[design/flow/config.mk]
export PLATFORM = sky130hd
export DESIGN_NAME = CPU_6507
export DESIGN_NICKNAME = CPU_6507
export VERILOG_FILES = /design/flow/design.v
export SDC_FILE = /design/flow/constraint.sdc
export NUM_CORES = 4
export LEC_CHECK = 0
export CAP_MARGIN = 20
export CORE_MARGIN = 2
export CORE_UTILIZATION = 59
export SETUP_SLACK_MARGIN = 2.28
export SLEW_MARGIN = 20
[design/flow/constraint.sdc]
create_clock -name core_clock -period 8.36 [get_ports {clk}]
set_input_delay 1.6720 -clock core_clock [delete_from_list [all_inputs] [get_ports {clk}]]
set_output_delay 1.6720 -clock core_clock [all_outputs]
set_load 0.01 [all_outputs]
[design/flow/design.v]
module CPU_6507(
	output [12:0] addr_bus,
	output reg [7:0] d_out,
	input [7:0] d_in,
	output reg wenb,
	input clk,
	input rstb,
	input rdy
);
reg [7:0] A;
reg [7:0] X;
reg [7:0] Y;
reg carry;
reg intr_disable;
reg overflow;
reg decimal;
reg [7:0] stack_ptr;
reg negative;
reg zero;
reg [15:0] PC;
reg [15:0] full_addr;
assign addr_bus = full_addr[12:0];
reg [7:0] addr_in_buff;
reg [7:0] I;
reg is_reset;
reg [3:0] phase;
wire [7:0] instr = phase == 1 ? d_in : I;
wire isNOP = instr == 8'hEA;
wire isLoadOrStore = instr[7:6] == 2'b10 && !isNOP && !(
		instr == 8'h90 ||
		instr == 8'hB0 ||
		instr[3:0] == 4'h8 ||
		instr[3:0] == 4'hA
	);
wire isLoad = isLoadOrStore && instr[5];
wire isStore = isLoadOrStore && !instr[5];
wire isJSR = instr == 8'h20;
wire isRTS = instr == 8'h60;
wire isRTI = instr == 8'h40;
wire isTransfer = instr == 8'h98 || instr == 8'hA8 || (instr[3:0] == 4'hA && instr[7:6] == 2'b10);
wire isBranch = instr[4:0] == 5'h10;
wire isJump = instr == 8'h4C || instr == 8'h6C;
wire isStack = ~instr[7] && instr[4:0] == 5'h08;
wire pull = instr[5];
wire isSpecial = (~instr[7] && instr[4:0] == 5'h18) || instr == 8'hB8 || instr == 8'hD8 || instr == 8'hF8;
wire isArith = !isLoadOrStore && !isNOP && !isTransfer && !isBranch && !isJump && !isTransfer && !isStack && !isSpecial;
wire isBreak = instr == 8'h00;
wire isImplied = instr[3:0] == 4'hA || instr[3:0] == 4'h8;
wire isImmediate = instr[4:0] == 5'h09 || instr[3:0] == 4'h02 || (instr[7] && ~instr[4] && instr[3:0] == 0); 
wire isIndexed = instr[4];
wire indexedByY = instr[3:0] == 4'h1 || instr[3:0] == 4'h9 || instr == 8'h96 || instr == 8'hB6 || instr == 8'hBE;
wire indexedIndirect = instr[4:0] == 5'h01;
wire indirectIndexed = instr[4:0] == 5'h11;
wire zeropage = (indexedIndirect || indirectIndexed || instr[3:2] == 2'b01) && !isImplied;
wire addr16 = !isImmediate && (instr[3:0] == 4'h9 || instr[3:2] == 2'b11 || instr == 8'h20) && !isImplied;
wire isCompare = (instr[7:5] == 3'b110 && instr[1:0] == 2'b01) || instr[3:0] == 4'h4 || instr[3:0] == 4'h0 || instr[3:0] == 4'hC;
wire isBit = instr == 8'h2C || instr == 8'h24;
wire [7:0] ALU_in1 = ~instr[0] && instr[3:0] != 4'hA && ~instr[7] ? d_in : (  
		instr[7] && instr[1:0] == 2'b00 ? (instr[5] ? X : Y) : (
		instr[7] && instr[1:0] == 2'b01 ? A : (
		(instr[7] && instr[1:0] == 2'b10 && instr != 8'hCA) || isBit ? d_in : (
		instr == 8'hCA ? X : (instr == 8'h88 ? Y : A)
	))));
wire [7:0] ALU_in2 = d_in;
wire [7:0] ALU_nin2 = ~d_in;
reg [8:0] ALU_res;
wire [7:0] ALU_sub = ALU_in1 - ALU_in2;
wire [7:0] ALU_sbc = ALU_sub - !carry;
wire [3:0] ALU_opsel = {instr[0], instr[7:5]};
wire [8:0] CMP_res = {1'b0, ALU_in1} + {1'b0, ALU_nin2} + 9'd1;
always @(*) begin
	case(ALU_opsel)
		0: ALU_res <= {ALU_in1, 1'b0};
		1: ALU_res <= {ALU_in1, carry};
		2: ALU_res <= {ALU_in1[0], 1'b0, ALU_in1[7:1]};
		3: ALU_res <= {ALU_in1[0], carry, ALU_in1[7:1]};
		4: ALU_res <= {carry, ALU_in1 - 1'b1};
		5: ALU_res <= {carry, ALU_in1};
		6: ALU_res <= instr == 8'hC8 ? {carry, ALU_in1 + 1'b1} : {carry, ALU_in1 - 1'b1};
		7: ALU_res <= {carry, ALU_in1 + 1'b1};
		8: ALU_res <= {carry, ALU_in1 | ALU_in2};
		9: ALU_res <= {carry, ALU_in1 & ALU_in2};
		10: ALU_res <= {carry, ALU_in1 ^ ALU_in2};
		11: ALU_res <= ALU_in1 + ALU_in2 + carry;
		12: ALU_res <= {carry, ALU_in1};
		13: ALU_res <= {carry, ALU_in1};
		14: ALU_res <= ALU_in1 + ALU_nin2 + 1'b1;
		15: ALU_res <= ALU_in1 + ALU_nin2 + carry;
	endcase
end
wire toA = !isLoadOrStore && !isCompare && (
		instr[3:0] == 4'h1 ||
		instr[3:0] == 4'h5 ||
		instr[3:0] == 4'h9 ||
		(instr[3:0] == 4'hA && ~instr[7]) ||
		instr[3:0] == 4'hD
	);
wire toY = instr == 8'hC8 || instr == 8'h88;
wire toX = instr == 8'hE8 || instr == 8'hCA;
wire toMem = (instr[3:0] == 4'hE || instr[3:0] == 4'h6) && !isLoadOrStore;
wire loadstoreTargetA = instr[1:0] == 2'b01;
wire loadstoreTargetX = instr[1:0] == 2'b10;
wire loadstoreTargetY = instr[1:0] == 2'b00;
wire [7:0] status_word = {negative, overflow, 1'b0, 1'b0, decimal, intr_disable, zero, carry};
reg should_branch;
always @(*) begin
	case(instr[7:5])
		0: should_branch <= negative == 1'b0;
		1: should_branch <= negative == 1'b1;
		2: should_branch <= overflow == 1'b0;
		3: should_branch <= overflow == 1'b1;
		4: should_branch <= carry == 1'b0;
		5: should_branch <= carry == 1'b1;
		6: should_branch <= zero == 1'b0;
		7: should_branch <= zero == 1'b1;
	endcase
end
wire [2:0] transfer_idx = {instr[1], instr[5:4]};
reg [7:0] transfer_source;
always @(*) begin
	case(transfer_idx)
		1: transfer_source <= Y;
		2: transfer_source <= A;
		4: transfer_source <= X;
		5: transfer_source <= X;
		6: transfer_source <= A;
		7: transfer_source <= stack_ptr;
		default: transfer_source <= A;
	endcase
end
always @(posedge clk) begin
	if(!rstb) begin
		d_out <= 8'h00;
		full_addr <= 16'h0000;
		phase <= 2;
		is_reset <= 1'b1;
		I <= 8'h00;  
		wenb <= 1'b1;
		carry <= 1'b0;
		addr_in_buff <= 8'h00;
		intr_disable <= 1'b1;
		overflow <= 1'b0;
		decimal <= 1'b0;
		stack_ptr <= 8'h00;
		negative <= 1'b0;
		A <= 8'h00;
		X <= 8'h00;
		Y <= 8'h00;
		zero <= 1'b1;
	end else if(rdy) begin
		phase <= phase + 1;
		if(phase == 0) begin
			wenb <= 1'b1;
			full_addr <= PC;
			PC <= PC + 1;
		end else if(phase == 1) begin
			I <= d_in;
			if(isNOP) begin
				phase <= 0;
			end else if(isStack) begin
				if(pull) begin
					full_addr <= {8'h01, stack_ptr + 1'b1};
					stack_ptr <= stack_ptr + 1'b1;
					wenb <= 1'b1;
					phase <= 4;
				end else begin
					full_addr <= {8'h01, stack_ptr};
					stack_ptr <= stack_ptr - 1'b1;
					wenb <= 1'b0;
					d_out <= instr[6] ? A : status_word;
					phase <= 0;
				end
			end else if(isSpecial) begin
				case(instr[7:5])
					0: carry <= 1'b0;
					1: carry <= 1'b1;
					2: intr_disable <= 1'b0;
					3: intr_disable <= 1'b1;
					5: overflow <= 1'b0;
					6: decimal <= 1'b0;
					7: decimal <= 1'b1;
				endcase
				phase <= 0;
			end else if(isRTS || isRTI) begin
				phase <= isRTS ? 14 : 13;
				full_addr <= {8'h01, stack_ptr + 1'b1};
				stack_ptr <= stack_ptr + 1;
				wenb <= 1'b1;
			end else if(isTransfer) begin
				case(transfer_idx)
					1: A <= transfer_source;
					2: Y <= transfer_source;
					4: A <= transfer_source;
					5: stack_ptr <= transfer_source;
					6: X <= transfer_source;
					7: X <= transfer_source;
				endcase
				if(transfer_idx != 5) begin
					negative <= transfer_source[7];
					zero <= transfer_source == 8'h00;
				end
				phase <= 0;
			end else begin
				if(isImmediate || isBranch) begin
					full_addr <= PC;
					PC <= PC + 1;
					phase <= 4;
				end
				if(zeropage || addr16 || isJump || isJSR) begin
					full_addr <= PC;
					PC <= PC + 1;
				end
			end
		end else if(phase == 2) begin
			if(isBreak) begin
				full_addr <= 16'hFFFC | (~is_reset << 1);
			end else begin
				if(zeropage) begin
					if(indexedIndirect) begin
						full_addr <= {8'h00, d_in + X};
						phase <= 8;
					end else if(indirectIndexed) begin
						full_addr <= {8'h00, d_in};
						phase <= 8;
					end else if(isIndexed) begin
						full_addr <= {8'h00, d_in + (indexedByY ? Y : X)};
						phase <= 4;
					end else begin
						full_addr <= {8'h00, d_in};
						phase <= 4;
					end
				end
				if(addr16 || isJump || isJSR) begin
					addr_in_buff <= d_in;
					full_addr <= PC;
					PC <= PC + 1;
					if(isJSR) begin
						phase <= 10;
					end
				end
			end
		end else if(phase == 3) begin
			if(isBreak) begin
				addr_in_buff <= d_in;
				full_addr <= full_addr | 1;
			end else if(addr16 || isJump) begin
				if(instr == 8'h6C) begin
					full_addr <= {d_in, addr_in_buff};
					phase <= 8;
				end else if(isIndexed) begin
					full_addr <= {d_in, addr_in_buff} + (indexedByY ? Y : X);
				end else begin
					full_addr <= {d_in, addr_in_buff};
				end
			end
		end else if(phase == 4) begin
			phase <= 0;
			if(isBreak) begin
				if(is_reset) begin
					PC <= {d_in, addr_in_buff};
				end else begin
					phase <= 10;
				end
				is_reset <= 1'b0;
			end else if(isStack) begin
				if(instr[6]) begin
					A <= d_in;
					negative <= d_in[7];
					zero <= d_in == 8'h00;
				end else begin
					negative <= d_in[7];
					overflow <= d_in[6];
					decimal <= d_in[3];
					intr_disable <= d_in[2];
					zero <= d_in[1];
					carry <= d_in[0];
				end
			end else if(isJump) begin
				PC <= full_addr;
			end else if(isBranch) begin
				if(should_branch) begin
					PC <= PC + {d_in[7], d_in[7], d_in[7], d_in[7], d_in[7], d_in[7], d_in[7], d_in[7], d_in};
				end
			end else if(isBit) begin
				negative <= ALU_in1[7];
				overflow <= ALU_in1[6];
				zero <= (A & d_in) == 8'h00;
			end else if(isLoadOrStore) begin
				if(isLoad) begin
					if(loadstoreTargetA) begin
						A <= d_in;
					end else if(loadstoreTargetX) begin
						X <= d_in;
					end else if(loadstoreTargetY) begin
						Y <= d_in;
					end
					negative <= d_in[7];
					zero <= d_in == 8'h00;
				end else if(isStore) begin
					if(loadstoreTargetA) begin
						d_out <= A;
					end else if(loadstoreTargetX) begin
						d_out <= X;
					end else if(loadstoreTargetY) begin
						d_out <= Y;
					end
					wenb <= 1'b0;
				end
			end else if(toMem) begin
				d_out <= ALU_res[7:0];
				wenb <= 1'b0;
				negative <= ALU_res[7];
				zero <= ALU_res[7:0] == 0;
				if(~instr[7]) begin
					carry <= ALU_res[8];
				end
			end else if(toA) begin
				A <= ALU_res[7:0];
				carry <= ALU_res[8];
				zero <= ALU_res[7:0] == 0;
				negative <= ALU_res[7];
				if(ALU_opsel == 4'd11 || ALU_opsel == 4'd15) begin
					overflow <= (ALU_in1[7] == (ALU_opsel == 4'd11 ? ALU_in2[7] : ALU_nin2[7])) && (ALU_res[7] != ALU_in1[7]);
				end
			end else if(toX) begin
				X <= ALU_res[7:0];
				zero <= ALU_res[7:0] == 0;
				negative <= ALU_res[7];
			end else if(toY) begin
				Y <= ALU_res[7:0];
				zero <= ALU_res[7:0] == 0;
				negative <= ALU_res[7];
			end else if(isCompare) begin
				carry <= CMP_res[8];
				zero <= CMP_res[7:0] == 0;
				negative <= CMP_res[7];
			end
		end else if(phase == 8) begin
			addr_in_buff <= d_in;
			full_addr <= {full_addr[15:8], full_addr[7:0] + 1'b1};
			wenb <= 1'b1;
		end else if(phase == 9) begin
			if(indirectIndexed) begin
				full_addr <= {d_in, addr_in_buff} + Y;
			end else begin
				full_addr <= {d_in, addr_in_buff};
			end
			phase <= 4;
		end else if(phase == 10) begin
			full_addr <= {8'h01, stack_ptr};
			d_out <= PC[15:8];
			PC[15:8] <= d_in;
			wenb <= 1'b0;
			stack_ptr <= stack_ptr - 1;
		end else if(phase == 11) begin
			full_addr <= {8'h01, stack_ptr};
			d_out <= PC[7:0];
			PC[7:0] <= addr_in_buff;
			wenb <= 1'b0;
			stack_ptr <= stack_ptr - 1;
			if(!isBreak) begin
				phase <= 0;
			end
		end else if(phase == 12) begin
			full_addr <= {8'h01, stack_ptr};
			d_out <= status_word;
			wenb <= 1'b0;
			stack_ptr <= stack_ptr - 1;
			phase <= 0;
			intr_disable <= 1'b1;
		end else if(phase == 13) begin
			negative <= d_in[7];
			overflow <= d_in[6];
			decimal <= d_in[3];
			intr_disable <= d_in[2];
			zero <= d_in[1];
			carry <= d_in[0];
			full_addr <= {8'h01, stack_ptr + 1'b1};
			stack_ptr <= stack_ptr + 1;
			wenb <= 1'b1;
		end else if(phase == 14) begin
			PC[7:0] <= d_in;
			full_addr <= {8'h01, stack_ptr + 1'b1};
			stack_ptr <= stack_ptr + 1;
			wenb <= 1'b1;
		end else if(phase == 15) begin
			PC[15:8] <= d_in;
			full_addr <= {8'h01, stack_ptr + 1'b1};
			wenb <= 1'b1;
			phase <= 0;
		end else begin
			phase <= 0;
		end
	end
end
endmodule
[design/flow/run.sh]
#!/bin/bash
# the make line also repeats each setting of config.mk as NAME=value (left out here)
make -C /OpenROAD-flow-scripts/flow DESIGN_CONFIG=/design/flow/config.mk WORK_HOME=/design/flow/orfs CLKGATE_MAP_FILE= finish
==> results.py, run 1 <==
# Physical implementation metrics
metrics = {
    "status": {
        "outcome": "complete, no violations",
    },
    "critical_path": {
        "worstSetupPathType": "input pin to flop",
        "worst_ep_required_time_ns": 8.62,
        "crit_path_cell_trace": "buf_12 -> or4b_4 -> buf_6 -> or4_4 -> and3_1 -> a211o_1 -> a211oi_2 -> nor2_1 -> ha_2 -> xor2_1 -> a41o_1 -> a21oi_2 -> o32a_1 -> a211oi_2 -> and2_4 -> a211oi_2 -> o311a_1",
        "critPathTopFamily": "AND-OR/OR-AND gates",
        "worstRegToRegCells": 20,
        "worst-path-max-fanout": 7,
        "crit_cells": 17,
        "endpoint_kind": "flop",
        "arrival_ns": 6.41,
        "worstPathBufferInverterCount": 2,
        "crit_start": "d_in[2]",
        "worstReg2RegEnd": "Y[7]$_SDFFE_PN0P_",
        "path_common_cell": "a211oi_2",
        "r2r_setup_slack_ns": 2.33,
        "cp-endpoint": "Y[7]$_SDFFE_PN0P_",
        "critical_path.slowest_cell": "or4b_4",
        "cp_slowest_stage_delay_ns": 0.55,
        "critical_path.startpoint_type": "input pin",
        "worstReg2RegStart": "phase[0]$_SDFFE_PN0P_",
    },
    "power_and_ir_drop": {
        "reported_sequential_group_power_uw": 671,
        "p_leak_uw": 0.00598,
        "vdd.ir_drop.worst_uv": 141,
        "pwr-share-seq": 0.204,
        "power-top-group": "combinational logic",
        "power-per-cell-area_nw_per_um2": 202,
        "power.share.clock": 0.137,
        "switching_share": 0.533,
        "internal_power_consumption_uw": 1540,
        "p_switching_uw": 1750,
        "comb_power_share": 0.659,
        "powerClk_uw": 451,
        "powerComb_uw": 2170,
    },
    "timing": {
        "hold_viol_final": 0,
        "post-route-worst-setup-slack_ns": 2.21,
        "final_period_minus_worst_setup_slack_ns": 6.15,
        "skew_ns": 0.0152,
        "grt_setup_unrepaired": "yes",
        "timing.setup.tns_ns": 0,
        "drv_slew": 0,
        "fmax_mhz": 163,
        "tightest_slew_ns": 1.24,
        "final-setup-viol-count": 0,
        "share_of_the_clock_period_used_by_the_worst_path_after_layout": 0.735,
        "max_slew_margin": 0.170,
    },
    "synthesis": {
        "floorplan.nets": 2187,
        "unique_masters_post_synth": 109,
        "yosys.area_share.adder": 0.0830,
        "netlist.top_cell.by_area": "dfxtp_1",
        "yosys_warnings": 1,
        "post_synth_main_logic_family": "AND-OR/OR-AND gates",
        "synth.cellmix.simpleShare": 0.236,
        "dominantRegCellSynth": "dfxtp_1",
        "ys_seq_elements": 100,
        "synthMuxAreaShare": 0.0461,
        "yosys-top-cells-count": "217 x nand2_1, 202 x nor2_1, 172 x a21oi_1",
        "post_synth_inst_count": 2084,
        "synth-compound-area-share": 0.359,
        "synth.avg_cell_area_um2": 7.05,
        "synth.top_cell.area_share": 0.115,
        "yosys.stat.chipArea_um2": 14700,
        "yosys.cell_count.top_type": "nand2_1",
        "synth-cells-yosys": 2084,
        "number_of_enable_type_register_cells_in_the_synthesized_netlist": 16,
        "ys_async_sr_fraction": 0,
        "postSynthSeqShare": 0.147,
        "xor_xnor_cells_area_fraction": 0.0608,
        "mappedNetlistArea_um2": 14700,
        "post_synth_main_area_contributors": "dfxtp_1 11%, ha_1 7.1%, a21oi_1 5.9%, nand2_1 5.5%, nor2_1 5.2%",
    },
    "hold_path": {
        "hp-start": "d_out[0]$_SDFFE_PN0P_",
        "timing.hold.worst_path_depth": 2,
        "worstHoldEndpoint": "d_out[0]$_SDFFE_PN0P_",
        "min-delay-path-class": "flop to flop",
    },
    "cells_and_area": {
        "flow.area_growth_from_synthesis_pct": 10.7,
        "nNetsFinal": 2159,
        "filler_cell_count": 2219,
    },
    "cts": {
        "root_buffer": "clkbuf_16",
        "tritoncts": "done",
        "cts_sinks": 100,
        "clk_transition_reported_paths_ns": 0.08,
        "cts_buffer_depth": 2,
        "tritoncts.num_buffers": 9,
        "cts-htree-levels": 3,
        "clk-insertion-delay-late_ns": 0.39,
    },
    "placement": {
        "port_buffers": 32,
        "placement.setup.worst_slack_ns": 0.924,
        "globalplace.congestion": 1.11,
        "place.detailed.hpwl_mm": 51.2,
    },
    "routing": {
        "n_diodes": 0,
        "drc": 0,
        "dr_total_vias": 18900,
        "routed_wire_length_per_instance_um": 29.9,
        "starting_drc_count_in_detailed_routing": 3597,
        "route.final.wire_length_mm": 71.4,
        "avgViaCountPerCell": 7.92,
        "ant_nets": 0,
        "drt_pass1_iterations": 10,
    },
    "die": {
        "die.size.x_um": 162,
        "core_um2": 24400,
        "fp.dieH_um": 162,
        "io_pins": 33,
        "rows": 57,
        "initial_util": 0.602,
        "die-area_um2": 26200,
    },
    "global_routing": {
        "grt_antenna_before_repair": 3,
        "global_route.usage.total": 0.528,
        "grt_max_degree": 60,
        "overflow": 0,
        "grt_first_pass_wirelength_mm": 106,
        "vias_in_the_first_global_route": 17200,
    },
    "flow_run": {
        "number_of_openroad_warnings": 53,
        "drv.max_cap_violation_count": 0,
    },
}
## metal layers
layer	GRT usage	vias up	routed length, µm
met5	0	-	71
met4	0.343	8	6940
met3	0.210	593	11900
met2	0.774	1870	28200
met1	0.640	8631	24300
li1	-	7793	-
## final cells by class
class / count / area [µm²] / area share
Clock buffer: 11 / 233 / 0.0143
Inverter: 72 / 282 / 0.0173
Tap cell: 324 / 405 / 0.0249
Clock inverter: 5 / 42.5 / 0.00262
Multi-Input combinational cell: 1747 / 12100 / 0.743
Sequential cell: 100 / 2160 / 0.133
Timing Repair Buffer: 126 / 1060 / 0.0650
## timing repair
item / CTS / global route
cloned: 1 / 1
hold buffers: 0 / 0
setup endpoints to repair: 46 / 44
resized: 59 / 78
buffers inserted: 19 / 11
pin swaps: 19 / 40
## stage by stage
stage	utilization	cell area [µm²]	total power [µW]	hold slack, ns	cells
floorplan	-	14800	1950	0.446	2084
global placement	0.625	15200	2490	0.460	2336
detailed placement	0.625	15200	2510	0.476	2336
CTS	0.651	15900	3040	0.490	2372
global route	0.667	16300	3390	0.509	2385
finish	0.667	16300	3290	0.490	2385
==> run 2: changes to the inputs <==
Settings changed: ABC_AREA set to 0, CORE_UTILIZATION 59 to 72, CTS_CLUSTER_DIAMETER set to 197, CTS_CLUSTER_SIZE set to 99, SETUP_SLACK_MARGIN 2.28 to 0.6.
Clock period 8.36 ns to 2.6 ns, I/O delays scaled along.
==> run 2 against run 1 <==
Against the previous run: the flow now stops in detailed placement (3_5_place_dp); area after synthesis is the same; synthesized cell count is the same; die area shrank 18%.
==> results.py, run 2 <==
# Generated from Yosys and OpenROAD reports
metrics = {
    "synthesis": {
        "xor_xnor_cells_area_fraction": 0.0608,
        "synth-cells-yosys": 2084,
        "unique_masters_post_synth": 109,
        "synth.cellmix.simpleShare": 0.236,
        "synthMuxAreaShare": 0.0461,
        "post_synth_main_area_contributors": "dfxtp_1 11%, ha_1 7.1%, a21oi_1 5.9%, nand2_1 5.5%, nor2_1 5.2%",
        "dominantRegCellSynth": "dfxtp_1",
        "ys_seq_elements": 100,
        "yosys.stat.chipArea_um2": 14700,
        "postSynthSeqShare": 0.147,
        "synth.top_cell.area_share": 0.115,
        "ys_async_sr_fraction": 0,
        "yosys_warnings": 1,
        "post_synth_inst_count": 2084,
        "post_synth_main_logic_family": "AND-OR/OR-AND gates",
        "synth.avg_cell_area_um2": 7.05,
        "floorplan.nets": 2187,
        "synth-compound-area-share": 0.359,
        "mappedNetlistArea_um2": 14700,
        "yosys.cell_count.top_type": "nand2_1",
        "number_of_enable_type_register_cells_in_the_synthesized_netlist": 16,
        "yosys-top-cells-count": "217 x nand2_1, 202 x nor2_1, 172 x a21oi_1",
        "netlist.top_cell.by_area": "dfxtp_1",
        "yosys.area_share.adder": 0.0830,
    },
    "die": {
        "fp.dieH_um": 147,
        "io_pins": 33,
        "die.size.x_um": 147,
        "die-area_um2": 21600,
        "initial_util": 0.730,
        "rows": 52,
        "core_um2": 20100,
    },
    "status": {
        "flow.stopped_at": "detailed placement (3_5_place_dp)",
        "outcome": "aborted with a tool error",
        "error": "[ERROR DPL-0033] detailed placement checks failed during check placement.",
    },
    "placement": {
        "globalplace.congestion": 1.30,
        "port_buffers": 32,
    },
}
==> run 2: stage by stage <==
step | hold WS [ns] | total power [µW]
floorplan | 0.454 | 6670
global placement | 0.461 | 10000
==> run 3: changes to the inputs <==
Settings changed: CELL_PAD_IN_SITES_DETAIL_PLACEMENT set to 2, CORE_UTILIZATION 72 to 40, CTS_CLUSTER_DIAMETER 197 to not set, CTS_CLUSTER_SIZE 99 to not set, SETUP_SLACK_MARGIN 0.6 to not set, SLEW_MARGIN 20 to 40, TNS_END_PERCENT set to 10.
Clock period 2.6 ns to 9.0 ns, I/O delays scaled along.
==> run 3 against run 2 <==
Against the previous run: the run now finishes clean; area after synthesis is the same; synthesized cell count is the same; die area grew 78%.
==> results.py, run 3 <==
# Physical implementation metrics
metrics = {
    "status": {
        "outcome": "complete, no violations",
    },
    "die": {
        "die.size.x_um": 196,
        "io_pins": 33,
        "core_um2": 36300,
        "fp.dieH_um": 196,
        "die-area_um2": 38300,
        "initial_util": 0.404,
        "rows": 70,
    },
    "global_routing": {
        "grt_max_degree": 57,
        "grt_first_pass_wirelength_mm": 136,
        "global_route.usage.total": 0.475,
        "vias_in_the_first_global_route": 20700,
        "grt_antenna_before_repair": 8,
        "overflow": 0,
    },
    "cts": {
        "cts_sinks": 100,
        "tritoncts.num_buffers": 9,
        "cts-htree-levels": 3,
        "hold_buffers": 0,
        "post_cts_repair_resize_count": 0,
        "root_buffer": "clkbuf_16",
        "cts.repair_timing.setup_buffer_count": 0,
        "clk-insertion-delay-late_ns": 0.41,
        "clk_transition_reported_paths_ns": 0.09,
        "cts_buffer_depth": 2,
        "tritoncts": "done",
    },
    "power_and_ir_drop": {
        "power-per-cell-area_nw_per_um2": 197,
        "vdd.ir_drop.worst_uv": 121,
        "switching_share": 0.572,
        "power.share.clock": 0.143,
        "pwr-share-seq": 0.207,
        "p_switching_uw": 1770,
        "powerComb_uw": 2010,
        "total_power_uw": 3100,
        "comb_power_share": 0.650,
        "reported_sequential_group_power_uw": 641,
        "internal_power_consumption_uw": 1330,
        "power-top-group": "combinational logic",
        "powerClk_uw": 442,
        "p_leak_uw": 0.00574,
    },
    "critical_path": {
        "worstSetupPathType": "input pin to flop",
        "crit_cells": 20,
        "worst_ep_required_time_ns": 9.31,
        "cp-endpoint": "Y[7]$_SDFFE_PN0P_",
        "worstPathBufferInverterCount": 2,
        "crit_path_cell_trace": "clkdlybuf4s50_1 -> buf_4 -> nor2b_1 -> nand4_1 -> a32oi_1 -> a21oi_1 -> o31a_2 -> nor2_2 -> ha_1 -> a21oi_1 -> nand2_1 -> or3_1 -> nand3_1 -> nand4b_1 -> a21oi_1 -> o32a_1 -> a211oi_1 -> and2_1 -> a211oi_1 -> o311a_1",
        "r2r_setup_slack_ns": 1.58,
        "cp_slowest_stage_delay_ns": 0.62,
        "critPathTopFamily": "AND-OR/OR-AND gates",
        "crit_start": "d_in[2]",
        "arrival_ns": 8.42,
        "endpoint_kind": "flop",
        "worstReg2RegStart": "phase[0]$_SDFFE_PN0P_",
        "worstRegToRegCells": 20,
        "worst-path-max-fanout": 22,
        "worstReg2RegEnd": "full_addr[6]$_SDFFE_PN0P_",
        "path_common_cell": "a21oi_1",
        "critical_path.slowest_cell": "a32oi_1",
        "critical_path.startpoint_type": "input pin",
    },
    "timing": {
        "skew_ns": 0.0182,
        "hold_viol_final": 0,
        "timing.setup.tns_ns": 0,
        "grt_setup_unrepaired": "no",
        "final-setup-viol-count": 0,
        "final_period_minus_worst_setup_slack_ns": 8.11,
        "drv_slew": 0,
        "tightest_slew_ns": 1.00,
        "share_of_the_clock_period_used_by_the_worst_path_after_layout": 0.901,
        "fmax_mhz": 123,
        "max_slew_margin": 0.329,
    },
    "synthesis": {
        "synth.top_cell.area_share": 0.115,
        "mappedNetlistArea_um2": 14700,
        "yosys-top-cells-count": "217 x nand2_1, 202 x nor2_1, 172 x a21oi_1",
        "number_of_enable_type_register_cells_in_the_synthesized_netlist": 16,
        "synth.avg_cell_area_um2": 7.05,
        "synthMuxAreaShare": 0.0461,
        "yosys_warnings": 1,
        "yosys.stat.chipArea_um2": 14700,
        "post_synth_main_area_contributors": "dfxtp_1 11%, ha_1 7.1%, a21oi_1 5.9%, nand2_1 5.5%, nor2_1 5.2%",
        "post_synth_inst_count": 2084,
        "postSynthSeqShare": 0.147,
        "xor_xnor_cells_area_fraction": 0.0608,
        "yosys.area_share.adder": 0.0830,
        "netlist.top_cell.by_area": "dfxtp_1",
        "post_synth_main_logic_family": "AND-OR/OR-AND gates",
        "ys_async_sr_fraction": 0,
        "unique_masters_post_synth": 109,
        "synth-cells-yosys": 2084,
        "yosys.cell_count.top_type": "nand2_1",
        "synth.cellmix.simpleShare": 0.236,
        "floorplan.nets": 2187,
        "synth-compound-area-share": 0.359,
        "ys_seq_elements": 100,
        "dominantRegCellSynth": "dfxtp_1",
    },
    "placement": {
        "globalplace.congestion": 1.05,
        "place.detailed.hpwl_mm": 67.1,
        "port_buffers": 32,
        "numPlacedInstances": 2481,
    },
    "hold_path": {
        "hp-start": "d_out[0]$_SDFFE_PN0P_",
        "timing.hold.worst_path_depth": 2,
        "min-delay-path-class": "flop to flop",
        "worstHoldEndpoint": "d_out[0]$_SDFFE_PN0P_",
    },
    "routing": {
        "avgViaCountPerCell": 7.88,
        "drt_pass1_iterations": 10,
        "drc": 0,
        "route.final.wire_length_mm": 93.0,
        "starting_drc_count_in_detailed_routing": 2958,
        "routed_wire_length_per_instance_um": 37.2,
        "dr_total_vias": 19700,
        "ant_nets": 0,
    },
    "cells_and_area": {
        "final-seq-area_um2": 2160,
        "filler_cell_count": 4252,
        "final-comb-area_um2": 11600,
        "flow.area_growth_from_synthesis_pct": 7.00,
        "nNetsFinal": 2128,
        "layoutNonFillerInstCount": 2502,
    },
    "flow_run": {
        "drv.max_cap_violation_count": 0,
        "number_of_openroad_warnings": 48,
    },
}
-- run 3: metal layers --
layer / up-vias / global-route usage / share of wire
li1: 7707 / - / -
met1: 9604 / 0.555 / 0.36
met2: 1731 / 0.726 / 0.42
met3: 673 / 0.164 / 0.14
met4: 8 / 0.340 / 0.089
met5: - / 0 / 0.00076
-- run 3: through the flow --
| stage | hold slack [ns] | setup WS [ns] | util | instance area (µm²) |
|---|---|---|---|---|
| 6_report | 0.478 | 0.889 | 0.432 | 15700 |
| 5_1_grt | 0.509 | 0.744 | 0.432 | 15700 |
| 4_1_cts | 0.483 | 1.12 | 0.431 | 15700 |
| 3_5_place_dp | 0.469 | 0.745 | 0.423 | 15400 |
| 3_3_place_gp | 0.460 | 0.980 | 0.422 | 15300 |
| 2_1_floorplan | 0.446 | 2.24 | - | 14700 |
-- run 3: final cells by class --
class	instances	area share
inverter	72	0.0173
antenna	4	0.000637
clock inverter	6	0.00303
tap	468	0.0373
multi-input combinational	1745	0.739
clock buffer	10	0.0152
timing repair buffer	97	0.0502
sequential	100	0.138
==> run 4: changes to the inputs <==
Settings changed: CELL_PAD_IN_SITES_DETAIL_PLACEMENT 2 to not set, CELL_PAD_IN_SITES_GLOBAL_PLACEMENT set to 3, CTS_CLUSTER_DIAMETER set to 227, CTS_CLUSTER_SIZE set to 98, MAX_ROUTING_LAYER set to met4, PLACE_DENSITY set to 0.38, SETUP_SLACK_MARGIN set to -0.19, SLEW_MARGIN 40 to 25.
Clock period 9.0 ns to 7.79 ns, I/O delays scaled along.
==> run 4 against run 3 <==
Against the previous run: design area rose by 1.1%; synthesized cell count did not move; largest power group unchanged; utilization rose by 0.50 points; power rose by 9.3%; sequential power rose by 12%; largest cell class unchanged; clock power rose by 12%; non-clock buffer count rose by 32.
==> results.py, run 4 <==
# Physical implementation metrics
metrics = {
    "power_and_ir_drop": {
        "p_switching_uw": 1840,
        "internal_power_consumption_uw": 1540,
        "switching_share": 0.544,
        "reported_sequential_group_power_uw": 718,
        "pwr-share-seq": 0.212,
        "p_leak_uw": 0.00590,
        "total_power_uw": 3380,
        "power-top-group": "combinational logic",
        "power-per-cell-area_nw_per_um2": 213,
        "vdd.ir_drop.worst_uv": 120,
        "power.share.clock": 0.146,
        "powerClk_uw": 494,
        "comb_power_share": 0.642,
        "powerComb_uw": 2170,
    },
    "timing": {
        "final_period_minus_worst_setup_slack_ns": 7.22,
        "fmax_mhz": 138,
        "drv_slew": 0,
        "grt_setup_unrepaired": "no",
        "final-setup-viol-count": 0,
        "timing.setup.tns_ns": 0,
        "max_slew_margin": 0.142,
        "share_of_the_clock_period_used_by_the_worst_path_after_layout": 0.927,
        "skew_ns": 0.0242,
        "tightest_slew_ns": 1.27,
        "hold_viol_final": 0,
    },
    "die": {
        "rows": 70,
        "die.size.x_um": 196,
        "io_pins": 33,
        "die-area_um2": 38300,
        "initial_util": 0.404,
        "fp.dieH_um": 196,
        "core_um2": 36300,
    },
    "synthesis": {
        "yosys_warnings": 1,
        "yosys-top-cells-count": "217 x nand2_1, 202 x nor2_1, 172 x a21oi_1",
        "synth-cells-yosys": 2084,
        "synth.top_cell.area_share": 0.115,
        "number_of_enable_type_register_cells_in_the_synthesized_netlist": 16,
        "yosys.cell_count.top_type": "nand2_1",
        "mappedNetlistArea_um2": 14700,
        "post_synth_main_logic_family": "AND-OR/OR-AND gates",
        "floorplan.nets": 2187,
        "unique_masters_post_synth": 109,
        "ys_seq_elements": 100,
        "synth.avg_cell_area_um2": 7.05,
        "synthMuxAreaShare": 0.0461,
        "yosys.stat.chipArea_um2": 14700,
        "synth.cellmix.simpleShare": 0.236,
        "ys_async_sr_fraction": 0,
        "yosys.area_share.adder": 0.0830,
        "xor_xnor_cells_area_fraction": 0.0608,
        "post_synth_main_area_contributors": "dfxtp_1 11%, ha_1 7.1%, a21oi_1 5.9%, nand2_1 5.5%, nor2_1 5.2%",
        "postSynthSeqShare": 0.147,
        "post_synth_inst_count": 2084,
        "netlist.top_cell.by_area": "dfxtp_1",
        "synth-compound-area-share": 0.359,
        "dominantRegCellSynth": "dfxtp_1",
    },
    "critical_path": {
        "worstPathBufferInverterCount": 1,
        "critical_path.slowest_cell": "or4_4",
        "arrival_ns": 7.52,
        "worstReg2RegEnd": "full_addr[15]$_SDFFE_PN0P_",
        "worstSetupPathType": "input pin to flop",
        "crit_path_cell_trace": "clkdlybuf4s50_1 -> or4b_4 -> or4_4 -> and3_1 -> a211oi_2 -> o31ai_4 -> ha_1 -> fa_1 -> a21o_1 -> a21oi_1 -> o21ai_0 -> xnor2_1 -> a41o_1 -> a21oi_1 -> o32a_1 -> a211oi_1 -> and2_1 -> a211oi_1 -> o311a_1",
        "critical_path.startpoint_type": "input pin",
        "worst_ep_required_time_ns": 8.08,
        "critPathTopFamily": "AND-OR/OR-AND gates",
        "worstRegToRegCells": 20,
        "crit_cells": 19,
        "crit_start": "d_in[3]",
        "worstReg2RegStart": "phase[0]$_SDFFE_PN0P_",
        "r2r_setup_slack_ns": 1.35,
        "cp-endpoint": "Y[7]$_SDFFE_PN0P_",
        "endpoint_kind": "flop",
        "worst-path-max-fanout": 11,
        "cp_slowest_stage_delay_ns": 0.62,
    },
    "cts": {
        "clk-insertion-delay-late_ns": 0.40,
        "cts-htree-levels": 3,
        "post_cts_repair_resize_count": 0,
        "root_buffer": "clkbuf_16",
        "tritoncts.num_buffers": 9,
        "tritoncts": "done",
        "cts.repair_timing.setup_buffer_count": 0,
        "cts_buffer_depth": 2,
        "clk_transition_reported_paths_ns": 0.09,
        "cts_sinks": 100,
        "hold_buffers": 0,
    },
    "placement": {
        "port_buffers": 32,
        "place.detailed.hpwl_mm": 60.4,
        "globalplace.congestion": 1.01,
    },
    "status": {
        "outcome": "complete, no violations",
    },
    "cells_and_area": {
        "flow.area_growth_from_synthesis_pct": 8.22,
        "final_util": 0.437,
        "filler_cell_count": 3828,
        "final-comb-area_um2": 11500,
        "nNetsFinal": 2160,
        "final-seq-area_um2": 2160,
    },
    "global_routing": {
        "grt_antenna_before_repair": 0,
        "use_met2": 0.622,
        "grt_util_met1": 0.534,
        "global_route.usage.total": 0.422,
        "globalRouteMet3Util": 0.0933,
        "grt_max_degree": 46,
        "vias_in_the_first_global_route": 16800,
        "grt_first_pass_wirelength_mm": 116,
        "grt.busiest_layer": "met2",
        "overflow": 0,
    },
    "hold_path": {
        "min-delay-path-class": "flop to flop",
        "worstHoldEndpoint": "wenb$_SDFFE_PN1P_",
        "timing.hold.worst_path_depth": 2,
        "hp-start": "wenb$_SDFFE_PN1P_",
    },
    "routing": {
        "avgViaCountPerCell": 7.06,
        "dr_total_vias": 17900,
        "route.final.wire_length_mm": 79.6,
        "ant_nets": 0,
        "starting_drc_count_in_detailed_routing": 2736,
        "routed_wire_length_per_instance_um": 31.4,
        "drt_pass1_iterations": 8,
        "drc": 0,
    },
    "flow_run": {
        "number_of_openroad_warnings": 50,
        "drv.max_cap_violation_count": 0,
    },
}
==> run 4: layout make-up <==
type	instances	area share
diodes	1	0.000157
clock buffers	9	0.0142
clock inverters	7	0.00409
inverters	72	0.0171
multi-input cells	1745	0.727
flip-flops and latches	100	0.136
well taps	468	0.0369
repair buffers	129	0.0647
==> run 4: through the flow <==
| stage | hold WS, ns | cell area, µm² | setup WS [ns] | cells |
|---|---|---|---|---|
| 3_3_place_gp | 0.463 | 15600 | 0.330 | 2513 |
| 6_report | 0.513 | 15900 | 0.567 | 2531 |
| 4_1_cts | 0.511 | 15900 | 0.673 | 2530 |
| 2_1_floorplan | 0.446 | 14700 | 1.28 | 2084 |
| 5_1_grt | 0.537 | 15900 | 0.423 | 2530 |
| 3_5_place_dp | 0.500 | 15600 | 0.259 | 2514 |
==> run 4: per-layer routing <==
metal,routed length [µm],part of all wire
met1,32400,0.41
met2,34000,0.43
met3,8260,0.10
met5,0,0
met4,4920,0.062
==> run 5: changes to the inputs <==
Settings changed: ABC_AREA 0 to 1, CELL_PAD_IN_SITES_GLOBAL_PLACEMENT 3 to not set, CORE_ASPECT_RATIO set to 0.5, CORE_UTILIZATION 40 to 72, CTS_CLUSTER_DIAMETER 227 to 352, CTS_CLUSTER_SIZE 98 to 99, MAX_ROUTING_LAYER met4 to not set, PLACE_DENSITY 0.38 to 0.37, SETUP_SLACK_MARGIN -0.19 to 0.61, SLEW_MARGIN 25 to 20, TNS_END_PERCENT 10 to not set.
Clock period 7.79 ns to 2.6 ns, I/O delays scaled along.
==> run 5 against run 4 <==
Against the previous run: synthesized cell count up 13%; die area fell by 45%; area after synthesis fell by 3.1%; the flow now stops in detailed placement (3_5_place_dp).
==> results.py, run 5 <==
# Generated from Yosys and OpenROAD reports
metrics = {
    "status": {
        "outcome": "aborted with a tool error",
        "flow.stopped_at": "detailed placement (3_5_place_dp)",
        "error": "[ERROR DPL-0033] detailed placement checks failed during check placement.",
    },
    "synthesis": {
        "post_synth_inst_count": 2346,
        "netlist.top_cell.by_area": "nand2_1",
        "yosys.stat.chipArea_um2": 14200,
        "synth-compound-area-share": 0.298,
        "floorplan.nets": 2449,
        "synth.avg_cell_area_um2": 6.07,
        "yosys.area_share.adder": 0.0856,
        "post_synth_main_area_contributors": "nand2_1 12%, dfxtp_1 12%, o21ai_0 8.2%, ha_1 7.3%, a21oi_1 7.2%",
        "yosys_warnings": 1,
        "xor_xnor_cells_area_fraction": 0.0486,
        "ys_async_sr_fraction": 0,
        "mappedNetlistArea_um2": 14200,
        "synth-cells-yosys": 2346,
        "synthMuxAreaShare": 0,
        "number_of_enable_type_register_cells_in_the_synthesized_netlist": 16,
        "yosys.cell_count.top_type": "nand2_1",
        "ys_seq_elements": 100,
        "dominantRegCellSynth": "dfxtp_1",
        "unique_masters_post_synth": 69,
        "synth.top_cell.area_share": 0.120,
        "yosys-top-cells-count": "455 x nand2_1, 266 x inv_1, 235 x nor2_1",
        "synth.cellmix.simpleShare": 0.298,
        "post_synth_main_logic_family": "simple AND/OR/NAND/NOR gates",
        "postSynthSeqShare": 0.152,
    },
    "die": {
        "io_pins": 33,
        "initial_util": 0.733,
        "core_um2": 19400,
        "die.size.x_um": 203,
        "die-area_um2": 21000,
        "rows": 36,
        "fp.dieH_um": 103,
    },
    "placement": {
        "port_buffers": 32,
        "globalplace.congestion": 1.27,
    },
}
[run 5: metrics by stage]
step	std cells	cell area, µm²	hold WS [ns]
3_3_place_gp	3119	19100	0.440
2_1_floorplan	2346	14600	0.431
==> run 6: changes to the inputs <==
Settings changed: CAP_MARGIN 20 to 30, CELL_PAD_IN_SITES_DETAIL_PLACEMENT set to 0, CORE_ASPECT_RATIO 0.5 to 1.44, CORE_MARGIN 2 to 9, CORE_UTILIZATION 72 to 40, CTS_CLUSTER_SIZE 99 to not set, GPL_ROUTABILITY_DRIVEN set to 0, GPL_TIMING_DRIVEN set to 0, HOLD_SLACK_MARGIN set to 0.05, MAX_ROUTING_LAYER set to met4, PLACE_DENSITY 0.37 to not set, SETUP_SLACK_MARGIN 0.61 to 0.58, SLEW_MARGIN 20 to 40, TNS_END_PERCENT set to 10.
Clock period 2.6 ns to 14.3 ns, I/O delays scaled along.
==> run 6 against run 5 <==
Against the previous run: die area grew 100%; the run now finishes clean; synthesized cell count unchanged; area after synthesis unchanged.
==> results.py, run 6 <==
# Physical implementation metrics
metrics = {
    "timing": {
        "share_of_the_clock_period_used_by_the_worst_path_after_layout": 0.728,
        "skew_ns": 0.0121,
        "drv_slew": 0,
        "timing.setup.tns_ns": 0,
        "max_slew_margin": 0.325,
        "grt_setup_unrepaired": "no",
        "final-setup-viol-count": 0,
        "fmax_mhz": 96.0,
        "tightest_slew_ns": 1.01,
        "post-route-worst-setup-slack_ns": 3.89,
        "final_period_minus_worst_setup_slack_ns": 10.41,
        "hold_viol_final": 0,
    },
    "power_and_ir_drop": {
        "internal_power_consumption_uw": 909,
        "switching_share": 0.592,
        "comb_power_share": 0.701,
        "powerComb_uw": 1560,
        "reported_sequential_group_power_uw": 402,
        "power.share.clock": 0.119,
        "power-per-cell-area_nw_per_um2": 143,
        "power-top-group": "combinational logic",
        "p_switching_uw": 1320,
        "vdd.ir_drop.worst_uv": 74.5,
        "pwr-share-seq": 0.181,
        "p_leak_uw": 0.00666,
        "powerClk_uw": 264,
    },
    "global_routing": {
        "vias_in_the_first_global_route": 17500,
        "grt_antenna_before_repair": 9,
        "global_route.usage.total": 0.385,
        "grt_first_pass_wirelength_mm": 118,
        "grt_max_degree": 20,
        "overflow": 0,
    },
    "routing": {
        "starting_drc_count_in_detailed_routing": 2738,
        "ant_nets": 0,
        "dr_total_vias": 18700,
        "drc": 0,
        "drt_pass1_iterations": 7,
        "avgViaCountPerCell": 6.51,
        "routed_wire_length_per_instance_um": 28.5,
        "route.final.wire_length_mm": 81.7,
    },
    "hold_path": {
        "worstHoldEndpoint": "full_addr[13]$_SDFFE_PN0P_",
        "min-delay-path-class": "flop to flop",
        "hp-start": "full_addr[13]$_SDFFE_PN0P_",
        "timing.hold.worst_path_depth": 2,
    },
    "critical_path": {
        "worst-path-max-fanout": 12,
        "worstReg2RegStart": "phase[0]$_SDFFE_PN0P_",
        "critical_path.slowest_cell": "clkdlybuf4s50_1",
        "worstPathBufferInverterCount": 9,
        "critPathTopFamily": "simple AND/OR/NAND/NOR gates",
        "endpoint_kind": "flop",
        "cp-endpoint": "d_out[6]$_SDFFE_PN0P_",
        "crit_start": "d_in[5]",
        "worstReg2RegEnd": "d_out[6]$_SDFFE_PN0P_",
        "worstSetupPathType": "input pin to flop",
        "cp_slowest_stage_delay_ns": 1.01,
        "worst_ep_required_time_ns": 14.57,
        "path_common_cell": "nand2_1",
        "critical_path.startpoint_type": "input pin",
        "r2r_setup_slack_ns": 7.41,
        "worstRegToRegCells": 35,
        "arrival_ns": 10.68,
        "crit_cells": 36,
    },
    "die": {
        "core_um2": 35000,
        "die.size.x_um": 175,
        "rows": 82,
        "io_pins": 33,
        "initial_util": 0.407,
        "fp.dieH_um": 244,
        "die-area_um2": 42800,
    },
    "cells_and_area": {
        "filler_cell_count": 3795,
        "final-seq-area_um2": 2160,
        "flow.area_growth_from_synthesis_pct": 9.06,
        "final-comb-area_um2": 10500,
        "layoutNonFillerInstCount": 2870,
        "nNetsFinal": 2493,
    },
    "synthesis": {
        "mappedNetlistArea_um2": 14200,
        "yosys.area_share.adder": 0.0856,
        "floorplan.nets": 2449,
        "post_synth_main_logic_family": "simple AND/OR/NAND/NOR gates",
        "yosys_warnings": 1,
        "synth.top_cell.area_share": 0.120,
        "synth.avg_cell_area_um2": 6.07,
        "yosys.cell_count.top_type": "nand2_1",
        "ys_seq_elements": 100,
        "synth-cells-yosys": 2346,
        "dominantRegCellSynth": "dfxtp_1",
        "post_synth_inst_count": 2346,
        "unique_masters_post_synth": 69,
        "synthMuxAreaShare": 0,
        "netlist.top_cell.by_area": "nand2_1",
        "number_of_enable_type_register_cells_in_the_synthesized_netlist": 16,
        "xor_xnor_cells_area_fraction": 0.0486,
        "synth-compound-area-share": 0.298,
        "postSynthSeqShare": 0.152,
        "yosys-top-cells-count": "455 x nand2_1, 266 x inv_1, 235 x nor2_1",
        "yosys.stat.chipArea_um2": 14200,
        "post_synth_main_area_contributors": "nand2_1 12%, dfxtp_1 12%, o21ai_0 8.2%, ha_1 7.3%, a21oi_1 7.2%",
        "synth.cellmix.simpleShare": 0.298,
        "ys_async_sr_fraction": 0,
    },
    "placement": {
        "placement.setup.worst_slack_ns": 4.21,
        "port_buffers": 30,
        "place.detailed.hpwl_mm": 59.3,
        "numPlacedInstances": 2839,
    },
    "status": {
        "outcome": "complete, no violations",
    },
    "cts": {
        "cts_buffer_depth": 2,
        "cts.repair_timing.setup_buffer_count": 0,
        "root_buffer": "clkbuf_16",
        "tritoncts.num_buffers": 9,
        "hold_buffers": 0,
        "tritoncts": "done",
        "clk_transition_reported_paths_ns": 0.08,
        "post_cts_repair_resize_count": 0,
        "cts_sinks": 100,
        "clk-insertion-delay-late_ns": 0.40,
        "cts-htree-levels": 3,
    },
    "flow_run": {
        "number_of_openroad_warnings": 48,
        "drv.max_cap_violation_count": 0,
    },
}
[run 6: layout make-up]
class / instances / area share
sequential: 100 / 0.139
antenna: 13 / 0.00210
clock buffer: 9 / 0.0145
tap: 462 / 0.0373
clock inverter: 7 / 0.00435
inverter: 299 / 0.0723
multi-input combinational: 1836 / 0.674
timing repair buffer: 33 / 0.0202
buffer: 111 / 0.0362
[run 6: per-layer routing]
metal,GRT usage,share of wire,vias to the layer above
li1,-,-,8174
met1,0.395,0.33,8426
met2,0.571,0.43,1535
met3,0.143,0.13,563
met4,0.341,0.11,0
met5,-,0,-
[run 6: metrics by stage]
step	hold slack [ns]	power [µW]	area [µm²]	utilization
final	0.477	2230	15500	0.444
after global routing	0.492	2320	15500	0.443
after CTS	0.466	2100	15400	0.441
after detailed placement	0.455	1840	15100	0.433
after global placement	0.448	1830	15100	0.432
after floorplan	0.431	1350	14200	-
==> run 7: changes to the inputs <==
Settings changed: CAP_MARGIN 30 to 20, CELL_PAD_IN_SITES_DETAIL_PLACEMENT 0 to not set, CORE_ASPECT_RATIO 1.44 to not set, CORE_MARGIN 9 to 2, CORE_UTILIZATION 40 to 23, CTS_CLUSTER_DIAMETER 352 to not set, GPL_ROUTABILITY_DRIVEN 0 to not set, GPL_TIMING_DRIVEN 0 to not set, HOLD_SLACK_MARGIN 0.05 to not set, MAX_ROUTING_LAYER met4 to not set, PLACE_DENSITY_LB_ADDON set to 0.25, SETUP_SLACK_MARGIN 0.58 to not set, SLEW_MARGIN 40 to 30, TNS_END_PERCENT 10 to 80.
Clock period 14.3 ns to 9.0 ns, I/O delays scaled along.
==> run 7 against run 6 <==
Against the previous run: hold slack worse by 0.0054 ns; area after synthesis unchanged; clock power up about 80%; worst setup slack worse by 2.7 ns; count of clock-buffer cells in the layout up 2; design area up 0.95%.
==> results.py, run 7 <==
# Physical implementation metrics
metrics = {
    "synthesis": {
        "synth.top_cell.area_share": 0.120,
        "netlist.top_cell.by_area": "nand2_1",
        "postSynthSeqShare": 0.152,
        "synth.cellmix.simpleShare": 0.298,
        "post_synth_main_logic_family": "simple AND/OR/NAND/NOR gates",
        "xor_xnor_cells_area_fraction": 0.0486,
        "synth.avg_cell_area_um2": 6.07,
        "yosys.cell_count.top_type": "nand2_1",
        "yosys.area_share.adder": 0.0856,
        "unique_masters_post_synth": 69,
        "dominantRegCellSynth": "dfxtp_1",
        "synth-cells-yosys": 2346,
        "floorplan.nets": 2449,
        "mappedNetlistArea_um2": 14200,
        "ys_async_sr_fraction": 0,
        "yosys-top-cells-count": "455 x nand2_1, 266 x inv_1, 235 x nor2_1",
        "synth-compound-area-share": 0.298,
        "yosys_warnings": 1,
        "post_synth_inst_count": 2346,
        "post_synth_main_area_contributors": "nand2_1 12%, dfxtp_1 12%, o21ai_0 8.2%, ha_1 7.3%, a21oi_1 7.2%",
        "ys_seq_elements": 100,
        "number_of_enable_type_register_cells_in_the_synthesized_netlist": 16,
        "yosys.stat.chipArea_um2": 14200,
        "synthMuxAreaShare": 0,
    },
    "routing": {
        "drc": 0,
        "routed_wire_length_per_instance_um": 25.1,
        "route.final.wire_length_mm": 78.1,
        "dr_total_vias": 17700,
        "n_diodes": 0,
        "ant_nets": 0,
        "avgViaCountPerCell": 5.69,
        "drt_pass1_iterations": 8,
        "starting_drc_count_in_detailed_routing": 2262,
    },
    "timing": {
        "max_slew_margin": 0.287,
        "skew_ns": 0.0140,
        "tightest_slew_ns": 1.07,
        "share_of_the_clock_period_used_by_the_worst_path_after_layout": 0.871,
        "grt_setup_unrepaired": "no",
        "drv_slew": 0,
        "final_period_minus_worst_setup_slack_ns": 7.84,
        "hold_viol_final": 0,
        "final-setup-viol-count": 0,
        "fmax_mhz": 128,
        "timing.setup.tns_ns": 0,
    },
    "power_and_ir_drop": {
        "pwr-share-seq": 0.186,
        "p_switching_uw": 2000,
        "p_leak_uw": 0.00656,
        "powerComb_uw": 2350,
        "switching_share": 0.576,
        "power-per-cell-area_nw_per_um2": 221,
        "reported_sequential_group_power_uw": 645,
        "power.share.clock": 0.137,
        "power-top-group": "combinational logic",
        "internal_power_consumption_uw": 1470,
        "vdd.ir_drop.worst_uv": 118,
        "powerClk_uw": 475,
        "comb_power_share": 0.677,
    },
    "global_routing": {
        "grt_antenna_before_repair": 0,
        "global_route.usage.total": 0.239,
        "overflow": 0,
        "grt_first_pass_wirelength_mm": 113,
        "grt_max_degree": 48,
        "vias_in_the_first_global_route": 16700,
    },
    "flow_run": {
        "number_of_openroad_warnings": 48,
        "drv.max_cap_violation_count": 0,
    },
    "die": {
        "die.size.x_um": 253,
        "core_um2": 61500,
        "fp.dieH_um": 253,
        "die-area_um2": 63900,
        "initial_util": 0.231,
        "io_pins": 33,
        "rows": 91,
    },
    "placement": {
        "globalplace.congestion": 0.998,
        "postPlaceCellArea_um2": 15300,
        "port_buffers": 32,
        "place.detailed.hpwl_mm": 59.2,
    },
    "critical_path": {
        "worst_ep_required_time_ns": 9.24,
        "worstSetupPathType": "input pin to flop",
        "crit_cells": 33,
        "worstReg2RegStart": "phase[2]$_SDFFE_PN0P_",
        "r2r_setup_slack_ns": 1.91,
        "arrival_ns": 8.07,
        "worstReg2RegEnd": "X[4]$_SDFFE_PN0P_",
        "endpoint_kind": "flop",
        "cp-endpoint": "d_out[7]$_SDFFE_PN0P_",
        "worstRegToRegCells": 34,
        "cp_slowest_stage_delay_ns": 0.83,
        "crit_start": "d_in[6]",
        "worst-path-max-fanout": 12,
        "worstPathBufferInverterCount": 3,
        "path_common_cell": "nand2_1",
        "critPathTopFamily": "simple AND/OR/NAND/NOR gates",
        "critical_path.startpoint_type": "input pin",
        "critical_path.slowest_cell": "clkdlybuf4s50_1",
    },
    "hold_path": {
        "min-delay-path-class": "flop to flop",
        "hp-start": "is_reset$_SDFFE_PN1P_",
        "worstHoldEndpoint": "is_reset$_SDFFE_PN1P_",
        "timing.hold.worst_path_depth": 2,
    },
    "cts": {
        "cts-htree-levels": 3,
        "cts.repair_timing.setup_buffer_count": 0,
        "cts_sinks": 100,
        "hold_buffers": 0,
        "tritoncts.num_buffers": 9,
        "root_buffer": "clkbuf_16",
        "clk-insertion-delay-late_ns": 0.39,
        "tritoncts": "done",
        "clk_transition_reported_paths_ns": 0.08,
        "cts_buffer_depth": 2,
        "post_cts_repair_resize_count": 0,
    },
    "status": {
        "outcome": "complete, no violations",
    },
    "cells_and_area": {
        "nNetsFinal": 2424,
        "filler_cell_count": 7054,
        "postLayoutCellArea_um2": 15700,
        "final_util": 0.255,
        "flow.area_growth_from_synthesis_pct": 10.1,
    },
}
-- run 7: layout make-up --
type	instances	area (µm²)	area share
Clock buffer	11	243	0.0155
Clock inverter	5	82.6	0.00527
Inverter	299	1120	0.0716
Multi-Input combinational cell	1836	10400	0.666
Sequential cell	100	2160	0.138
Tap cell	790	988	0.0631
Timing Repair Buffer	75	638	0.0407
-- run 7: metrics by stage --
step                cells  setup WS, ns  hold WS (ns)  total power [µW]
detailed placement   3100         0.911         0.453              2930
floorplan            2346          2.99         0.431              2150
global placement     3100         0.932         0.445              2930
finish               3116          1.16         0.471              3470
global route         3116         0.687         0.500              3680
CTS                  3116          1.30         0.464              3410
-- run 7: per-layer routing --
metal / routed length (µm) / track usage
met4: 4470 / 0.124
met1: 33400 / 0.322
met5: 0 / 0
met2: 33800 / 0.370
met3: 6500 / 0.0350
==> run 8: changes to the inputs <==
Settings changed: ABC_AREA 1 to not set, CELL_PAD_IN_SITES_GLOBAL_PLACEMENT set to 3, CORE_UTILIZATION 23 to 40, CTS_CLUSTER_DIAMETER set to 391, CTS_CLUSTER_SIZE set to 100, PLACE_DENSITY_LB_ADDON 0.25 to not set, SLEW_MARGIN 30 to 20, TNS_END_PERCENT 80 to not set.
==> run 8 against run 7 <==
Against the previous run: still clean on timing, DRC and antenna; wire length rose by 1.4%; worst setup slack got worse by 0.086 ns; critical path depth decreased by 13; combinational power shrank 21%; synthesized cell count shrank 11%; power shrank 15%; hold slack gained 0.017 ns; die area decreased by 40%; non-clock buffer count is 24 higher; area after synthesis up 3.2%; critical endpoint is now Y[7]$_SDFFE_PN0P_; highest routed layer is now met5.
==> results.py, run 8 <==
# Physical implementation metrics
metrics = {
    "critical_path": {
        "worstRegToRegCells": 21,
        "worstReg2RegStart": "phase[1]$_SDFFE_PN1P_",
        "cp-endpoint": "Y[7]$_SDFFE_PN0P_",
        "worstPathBufferInverterCount": 3,
        "crit_cells": 20,
        "critical_path.startpoint_type": "input pin",
        "crit_start": "d_in[3]",
        "arrival_ns": 8.22,
        "critical_path.slowest_cell": "clkdlybuf4s50_1",
        "r2r_setup_slack_ns": 2.03,
        "crit_path_cell_trace": "clkdlybuf4s50_1 -> buf_4 -> nor2b_1 -> nand4_1 -> a32oi_1 -> a21oi_1 -> o31ai_4 -> clkinv_2 -> fa_1 -> o21bai_1 -> a21oi_1 -> o31ai_1 -> a221o_1 -> xor2_1 -> nor2_1 -> o32a_1 -> a211oi_1 -> and2_1 -> a211oi_1 -> o311a_1",
        "worstSetupPathType": "input pin to flop",
        "critPathTopFamily": "AND-OR/OR-AND gates",
        "cp_slowest_stage_delay_ns": 0.88,
        "worst-path-max-fanout": 9,
        "worst_ep_required_time_ns": 9.30,
        "endpoint_kind": "flop",
        "worstReg2RegEnd": "Y[7]$_SDFFE_PN0P_",
    },
    "power_and_ir_drop": {
        "vdd.ir_drop.worst_uv": 107,
        "comb_power_share": 0.631,
        "reported_sequential_group_power_uw": 617,
        "powerComb_uw": 1850,
        "p_switching_uw": 1600,
        "switching_share": 0.545,
        "internal_power_consumption_uw": 1330,
        "p_leak_uw": 0.00576,
        "total_power_uw": 2930,
        "power-top-group": "combinational logic",
        "pwr-share-seq": 0.210,
        "power-per-cell-area_nw_per_um2": 187,
        "powerClk_uw": 465,
        "power.share.clock": 0.158,
    },
    "global_routing": {
        "global_route.usage.total": 0.409,
        "grt_antenna_before_repair": 1,
        "overflow": 0,
        "vias_in_the_first_global_route": 16800,
        "grt_max_degree": 55,
        "grt_first_pass_wirelength_mm": 116,
    },
    "cts": {
        "clk-insertion-delay-late_ns": 0.41,
        "tritoncts.num_buffers": 9,
        "root_buffer": "clkbuf_16",
        "tritoncts": "done",
        "cts.repair_timing.setup_buffer_count": 0,
        "cts_sinks": 100,
        "cts_buffer_depth": 2,
        "cts-htree-levels": 3,
        "post_cts_repair_resize_count": 0,
        "hold_buffers": 0,
        "clk_transition_reported_paths_ns": 0.10,
    },
    "synthesis": {
        "synth.top_cell.area_share": 0.115,
        "yosys.cell_count.top_type": "nand2_1",
        "unique_masters_post_synth": 109,
        "number_of_enable_type_register_cells_in_the_synthesized_netlist": 16,
        "dominantRegCellSynth": "dfxtp_1",
        "synthMuxAreaShare": 0.0461,
        "mappedNetlistArea_um2": 14700,
        "synth-cells-yosys": 2084,
        "post_synth_main_logic_family": "AND-OR/OR-AND gates",
        "postSynthSeqShare": 0.147,
        "synth.cellmix.simpleShare": 0.236,
        "post_synth_main_area_contributors": "dfxtp_1 11%, ha_1 7.1%, a21oi_1 5.9%, nand2_1 5.5%, nor2_1 5.2%",
        "ys_async_sr_fraction": 0,
        "yosys.stat.chipArea_um2": 14700,
        "yosys-top-cells-count": "217 x nand2_1, 202 x nor2_1, 172 x a21oi_1",
        "post_synth_inst_count": 2084,
        "netlist.top_cell.by_area": "dfxtp_1",
        "yosys_warnings": 1,
        "synth-compound-area-share": 0.359,
        "xor_xnor_cells_area_fraction": 0.0608,
        "floorplan.nets": 2187,
        "ys_seq_elements": 100,
        "synth.avg_cell_area_um2": 7.05,
        "yosys.area_share.adder": 0.0830,
    },
    "routing": {
        "m1WireLength_mm": 31.5,
        "drc": 0,
        "ant_nets": 0,
        "dr_total_vias": 17800,
        "n_diodes": 0,
        "met2_length_mm": 33.8,
        "route.met3.wl_mm": 8.34,
        "maxUsedRoutingLayer": "met5",
        "avgViaCountPerCell": 7.13,
        "route.final.wire_length_mm": 79.2,
        "drt_pass1_iterations": 7,
        "starting_drc_count_in_detailed_routing": 2499,
        "routed_wire_length_per_instance_um": 31.7,
    },
    "timing": {
        "final-setup-viol-count": 0,
        "timing.setup.tns_ns": 0,
        "timing.hold.ws_ns": 0.488,
        "skew_ns": 0.0191,
        "max_slew_margin": 0.245,
        "fmax_mhz": 126,
        "tightest_slew_ns": 1.12,
        "hold_viol_final": 0,
        "drv_slew": 0,
        "final_period_minus_worst_setup_slack_ns": 7.92,
        "grt_setup_unrepaired": "no",
        "share_of_the_clock_period_used_by_the_worst_path_after_layout": 0.880,
    },
    "status": {
        "outcome": "complete, no violations",
    },
    "placement": {
        "postPlaceCellArea_um2": 15400,
        "place.detailed.hpwl_mm": 59.8,
        "port_buffers": 32,
        "globalplace.congestion": 0.999,
    },
    "hold_path": {
        "timing.hold.worst_path_depth": 2,
        "min-delay-path-class": "flop to flop",
        "worstHoldEndpoint": "d_out[0]$_SDFFE_PN0P_",
        "hp-start": "d_out[0]$_SDFFE_PN0P_",
    },
    "flow_run": {
        "drv.max_cap_violation_count": 0,
        "number_of_openroad_warnings": 50,
    },
    "die": {
        "io_pins": 33,
        "die.size.x_um": 196,
        "fp.dieH_um": 196,
        "core_um2": 36300,
        "die-area_um2": 38300,
        "initial_util": 0.404,
        "rows": 70,
    },
    "cells_and_area": {
        "postLayoutCellArea_um2": 15700,
        "flow.area_growth_from_synthesis_pct": 6.84,
        "nNetsFinal": 2130,
    },
}
-- run 8: layer usage --
metal	up-vias	GRT usage
met5	-	0
met4	2	0.251
met3	323	0.0869
met2	1212	0.624
met1	8553	0.528
li1	7729	-
-- run 8: area by class of cell --
| class | count | area (µm²) |
|---|---|---|
| Inverter | 72 | 272 |
| Clock buffer | 10 | 250 |
| Timing Repair Buffer | 99 | 803 |
| Sequential cell | 100 | 2160 |
| Multi-Input combinational cell | 1745 | 11500 |
| Fill cell | 3849 | 20700 |
| Clock inverter | 6 | 71.3 |
| Tap cell | 468 | 586 |
-- run 8: per-stage QoR --
step                 util  instances  worst slack, ns
detailed placement  0.423       2484            0.860
global placement    0.423       2484            0.965
finish              0.432       2500             1.08
global route        0.432       2500            0.805
floorplan               -       2084             2.24
CTS                 0.431       2500             1.27
Power is estimated from default activity; no workload was simulated.
